// SME
module SME(clk,reset,chardata,isstring,ispattern,valid,match,match_index);
  input clk;
  input reset;
  input [7:0] chardata;
  input isstring;
  input ispattern;
  output match;
  output [4:0] match_index;
  output valid;
  reg match;
  reg [4:0] match_index;
  reg valid;
  reg [7:0] string_data [31:0];
  reg [5:0] string_length;
  reg [7:0] pattern_data [7:0];
  reg [3:0] pattern_length;
  reg [1:0] state;
  reg [5:0] string_counter;
  reg [3:0] pattern_counter;
  reg fresh;             
  reg [5:0] head;        
  reg star_seen;         
  reg [3:0] star_pattern;  
  reg [5:0] star_string;   
  parameter DATA_READ   = 0;
  parameter FIND_HEAD   = 1;
  parameter CHECK_DATA  = 2;
  parameter DATA_OUT    = 3;
  always@(*) valid <= (state == DATA_OUT);
  wire anchored = (pattern_data[0] == "^");
  wire [7:0] pchar = pattern_data[pattern_counter[2:0]];
  wire [7:0] schar = string_data[string_counter[4:0]];
  wire [7:0] prev_char = string_data[head[4:0] - 5'd1];
  wire at_end = (string_counter >= string_length);
  always @(posedge clk or posedge reset) begin
    if(reset)begin
      state <= DATA_READ;
      string_length <= 0;
      pattern_length <= 0;
      match_index <= 0;
      match <= 0;
      fresh <= 1;
      head <= 0;
      star_seen <= 0;
    end
    else begin
      case(state)
        DATA_READ:begin
          if(isstring)begin
            if(fresh)begin
              string_length <= 1;
              string_data[0] <= chardata;
            end
            else begin
              string_length <= string_length + 1;
              string_data[string_length[4:0]] <= chardata;
            end
            pattern_length <= 0;
            fresh <= 0;
          end
          else if(ispattern)begin
            pattern_length <= pattern_length + 1;
            pattern_data[pattern_length[2:0]] <= chardata;
            fresh <= 0;
          end
          else if(pattern_length != 0)begin
            state <= FIND_HEAD;
            head <= 0;
          end
        end
        FIND_HEAD:begin
          if(head >= string_length)begin
            state <= DATA_OUT;
            match <= 0;
  ...
export LEC_CHECK = 0
export CAP_MARGIN = 40
export CORE_MARGIN = 2
export CORE_UTILIZATION = 72
export CTS_CLUSTER_DIAMETER = 204
export CTS_CLUSTER_SIZE = 15
export PLACE_DENSITY_LB_ADDON = 0.03
export SETUP_SLACK_MARGIN = 1.44
export SLEW_MARGIN = 10
create_clock -name core_clock -period 4.84 [get_ports {clk}]
run.sh (not shown) runs the stock make flow with config.mk's settings and CLKGATE_MAP_FILE=.
The first run never finished: it broke off in 5_1_grt.
Next try:
- ABC_AREA: default -> 1
- CAP_MARGIN: 40 -> 20
- CELL_PAD_IN_SITES_DETAIL_PLACEMENT: default -> 0
- CELL_PAD_IN_SITES_GLOBAL_PLACEMENT: default -> 3
- CORE_ASPECT_RATIO: default -> 0.72
- CORE_MARGIN: 2 -> 3
- CORE_UTILIZATION: 72 -> 27
- CTS_CLUSTER_DIAMETER: 204 -> default
- CTS_CLUSTER_SIZE: 15 -> default
- GPL_TIMING_DRIVEN: default -> 0
- MAX_ROUTING_LAYER: default -> met5
- MIN_ROUTING_LAYER: default -> met1
- PLACE_DENSITY_LB_ADDON: 0.03 -> default
- SETUP_SLACK_MARGIN: 1.44 -> 0.8
- SLEW_MARGIN: 10 -> 15
- TNS_END_PERCENT: default -> 10
- clock period: 4.84 -> 4.81 ns (I/O delays scaled with it)
After rerunning:
- This time the run completed without violations
- area after synthesis rose by about 2.7%
- die size rose to 2.7 times its value
- synthesized cell count rose by about 36%
Next try:
- ABC_AREA: 1 -> default
- CELL_PAD_IN_SITES_DETAIL_PLACEMENT: 0 -> 1
- CELL_PAD_IN_SITES_GLOBAL_PLACEMENT: 3 -> 1
- CORE_ASPECT_RATIO: 0.72 -> default
- CORE_MARGIN: 3 -> 2
- CORE_UTILIZATION: 27 -> 40
- GPL_TIMING_DRIVEN: 0 -> default
- MAX_ROUTING_LAYER: met5 -> default
- MIN_ROUTING_LAYER: met1 -> default
- SETUP_SLACK_MARGIN: 0.8 -> default
- SLEW_MARGIN: 15 -> 20
- TNS_END_PERCENT: 10 -> default
- clock period: 4.81 -> 6.2 ns (I/O delays scaled with it)
- design area came out lower by 7.4%
- register-to-register slack is worse by 140 ps
- sequential share of layout area came out higher by 3.7 points
- clock-buffer cell count came out lower by 7
- worst setup slack is worse by 110 ps
Next try:
- ABC_AREA: default -> 1
- CELL_PAD_IN_SITES_DETAIL_PLACEMENT: 1 -> 0
- CELL_PAD_IN_SITES_GLOBAL_PLACEMENT: 1 -> 0
- CORE_ASPECT_RATIO: default -> 0.72
- CORE_MARGIN: 2 -> 3
- CORE_UTILIZATION: 40 -> 65
- GPL_TIMING_DRIVEN: default -> 1
- MAX_ROUTING_LAYER: default -> met5
- MIN_ROUTING_LAYER: default -> met1
- SETUP_SLACK_MARGIN: default -> 0.8
- SLEW_MARGIN: 20 -> 15
- TNS_END_PERCENT: default -> 10
- clock period: 6.2 -> 4.81 ns (I/O delays scaled with it)
Worst hold slack barely changes.
Die size drops by 35%.
Power grows by 34%.
Next try:
- ABC_AREA: 1 -> default
- CELL_PAD_IN_SITES_DETAIL_PLACEMENT: 0 -> default
- CELL_PAD_IN_SITES_GLOBAL_PLACEMENT: 0 -> default
- CORE_ASPECT_RATIO: 0.72 -> default
- CORE_MARGIN: 3 -> 2
- CORE_UTILIZATION: 65 -> 34
- GPL_ROUTABILITY_DRIVEN: default -> 1
- GPL_TIMING_DRIVEN: 1 -> default
- MAX_ROUTING_LAYER: met5 -> default
- PLACE_DENSITY_LB_ADDON: default -> 0.14
- SETUP_SLACK_MARGIN: 0.8 -> -0.37
- SLEW_MARGIN: 15 -> 20
- TNS_END_PERCENT: 10 -> default
- clock period: 4.81 -> 6.21 ns (I/O delays scaled with it)
Area after synthesis went down by a few percent. Non-clock buffer count went up by 18. Worst setup slack loses 410 ps.
Power is estimated from default activity; no workload was simulated.
